Design kosarka, start of the top module:
module kosarka(
      input clk,                                            
      input rst,                                            
      input b0,b1,b2,b3,                                    
      input p0,p1,p2,                                       
      output a,b,c,d,e,f,g,dp,                              
      output [3:0] an                                       
    );
For scale: roughly 1500 cells after synthesis, about 210 flip-flops, ~12000 µm² of cells after synthesis.
==> flow/config.mk <==
export PLATFORM = sky130hd
export DESIGN_NAME = kosarka
export DESIGN_NICKNAME = kosarka
export VERILOG_FILES = /design/flow/design.v
export SDC_FILE = /design/flow/constraint.sdc
export NUM_CORES = 4
export LEC_CHECK = 0
export ABC_AREA = 1
export CAP_MARGIN = 20
export CORE_MARGIN = 2
export CORE_UTILIZATION = 72
export CTS_CLUSTER_DIAMETER = 28
export CTS_CLUSTER_SIZE = 15
export GPL_ROUTABILITY_DRIVEN = 0
export PLACE_DENSITY_LB_ADDON = 0.07
export SETUP_SLACK_MARGIN = 1.15
export SLEW_MARGIN = 20
==> flow/constraint.sdc <==
create_clock -name core_clock -period 3.99 [get_ports {clk}]
set_input_delay 0.7980 -clock core_clock [delete_from_list [all_inputs] [get_ports {clk}]]
set_output_delay 0.7980 -clock core_clock [all_outputs]
set_load 0.01 [all_outputs]
run.sh (not shown) runs the stock make flow with config.mk's settings and CLKGATE_MAP_FILE=.
Then changed:
Settings changed: ABC_AREA 1 to default, CORE_UTILIZATION 72 to 40, CTS_CLUSTER_DIAMETER 28 to default, CTS_CLUSTER_SIZE 15 to default, GPL_ROUTABILITY_DRIVEN 0 to default, PLACE_DENSITY_LB_ADDON 0.07 to default, SETUP_SLACK_MARGIN 1.15 to default.
Clock period 3.99 ns to 10.0 ns, I/O delays scaled along.
Result: The new run finished with timing, DRC and antenna clean; cell count goes down by 9.9%; clock power goes down by 74%; power goes down by 69%; count of clock-buffer cells in the layout goes down by 8.
Then changed:
Settings changed: CELL_PAD_IN_SITES_GLOBAL_PLACEMENT from default to 1, CTS_CLUSTER_DIAMETER from default to 268, GPL_TIMING_DRIVEN from default to 0, MAX_ROUTING_LAYER from default to met5, PLACE_DENSITY_LB_ADDON from default to 0.14, TNS_END_PERCENT from default to 80.
What happened:
- power went up by 1.6%
- global-route usage went up by 3.0 points
- maximum frequency went down by 4.0%
- first-iteration DRC count went up by 22%
- routed wire length went up by 20%
- synthesized area stays the same
- clock power went up by about 2%
- hold slack is about the same
- combinational power went up by about 8%
- sequential share of layout area went down by 0.70 points
- non-clock buffer count went up by 52
Then changed:
Settings changed: CELL_PAD_IN_SITES_GLOBAL_PLACEMENT 1 to default, CTS_CLUSTER_DIAMETER 268 to default, GPL_TIMING_DRIVEN 0 to default, MAX_ROUTING_LAYER met5 to default, PLACE_DENSITY_LB_ADDON 0.14 to default, TNS_END_PERCENT 80 to default.
Clock period 10.0 ns to 7.18 ns, I/O delays scaled along.
Effect: Synthesized cell count is unchanged; sequential share of layout area rose by 0.13 points; non-clock buffer count falls by 48; worst setup slack is worse by 1.3 ns; routed wire length went down by roughly a tenth; core utilization drops by 0.15 points; power rises by well over a third.

Setup of build 22:
Starting RTL as in the previous note.
// kosarka
module kosarka(
      input clk,                                            
      input rst,                                            
      input b0,b1,b2,b3,                                    
      input p0,p1,p2,                                       
      output a,b,c,d,e,f,g,dp,                              
      output [3:0] an                                       
    );
==> flow/config.mk <==
export PLATFORM = sky130hd
export DESIGN_NAME = kosarka
export DESIGN_NICKNAME = kosarka
export VERILOG_FILES = /design/flow/design.v
export SDC_FILE = /design/flow/constraint.sdc
export NUM_CORES = 4
export LEC_CHECK = 0
export ABC_AREA = 1
export CAP_MARGIN = 0
export CORE_MARGIN = 2
export CORE_UTILIZATION = 72
export CTS_CLUSTER_SIZE = 41
export GPL_ROUTABILITY_DRIVEN = 1
export HOLD_SLACK_MARGIN = 0.28
export MIN_ROUTING_LAYER = met1
export PLACE_DENSITY_LB_ADDON = 0.06
export SLEW_MARGIN = 20
export TNS_END_PERCENT = 15
==> flow/constraint.sdc <==
create_clock -name core_clock -period 3.99 [get_ports {clk}]
set_input_delay 0.7980 -clock core_clock [delete_from_list [all_inputs] [get_ports {clk}]]
set_output_delay 0.7980 -clock core_clock [all_outputs]
set_load 0.01 [all_outputs]
Build 22 was carried through to the last stage, and its layout satisfied the timing, design-rule and antenna checks.
Here is what was changed in the inputs of build 25 compared with build 22.
- SETUP_SLACK_MARGIN now 0.26, previously not set
- TNS_END_PERCENT no longer set, was 15
- CAP_MARGIN now 20, was 0
- MIN_ROUTING_LAYER no longer set, was met1
- CTS_CLUSTER_SIZE no longer set, was 41
- GPL_ROUTABILITY_DRIVEN no longer set, was 1
- CORE_UTILIZATION now 40, was 72
- PLACE_DENSITY_LB_ADDON no longer set, was 0.06
- HOLD_SLACK_MARGIN no longer set, was 0.28
- ABC_AREA no longer set, was 1
- the clock period (ns, I/O delays scaled along) now 7.18, was 3.99
Findings:
When the final numbers for build 22 and build 25 were put side by side, the post-synthesis chip area from yosys turned out to be smaller in build 22.
Looking at cell count after placement across build 22 and build 25, the one that comes out higher is build 22.
From build 22 to build 25 the numbers moved as follows: sequential share of layout area increased by 0.65 points relative to the old numbers, total length of routed met2 wires went down, via count of the first global-routing pass shrank by 1,629, cell count after synthesis has decreased.
Going from build 22 to build 25, the highest ir drop seen on vdd was found to have gone down by about 57%.
When the final numbers for build 22 and build 25 were put side by side, the per-cell via count in the routed design turned out to be greater in build 22.
Compared with build 22, build 25 shows a lower non-clock buffer count.
Per the comparison of build 25 with build 22, total length of routed wires fell 9.9%, cell area dropped 230 sq um.
Modified inputs, build 12 compared to build 25
- swapping 40 for 57 in CORE_UTILIZATION
- clearing SETUP_SLACK_MARGIN, which used to be 0.26
- swapping 7.18 for 4.06 in the clock period (ns, I/O delays scaled along)
Findings:
Build 12: all stages done; final checks FAILED (negative setup slack).
Comparing build 12 and build 25, the higher required time at the worst-slack endpoint was measured on build 25.
Re number of library cell types mapped by synthesis: no difference whatsoever between build 12 and build 25.
Across both runs, share of cell area taken by flip-flops and latches was lower for build 12 than for build 25.
Build 12 ended with more layout-stage area growth over the synthesis result than build 25.
Diff build 25..build 12 | post-synthesis share of cell area spent on and, or, nand and nor gates | unchanged
Build 12 vs build 25, final sum of negative setup slack went down by 0.13 ns.
Relative to build 25, the wire length measured on build 12 has increased by a few percent.
Portion of total power attributed to the clock network: build 12 vs build 25 down 5.2 points
On combinational group share of total power: build 12 sits above build 25.
Across both runs, final area was higher for build 12 than for build 25.
Power is estimated from default activity; no workload was simulated.
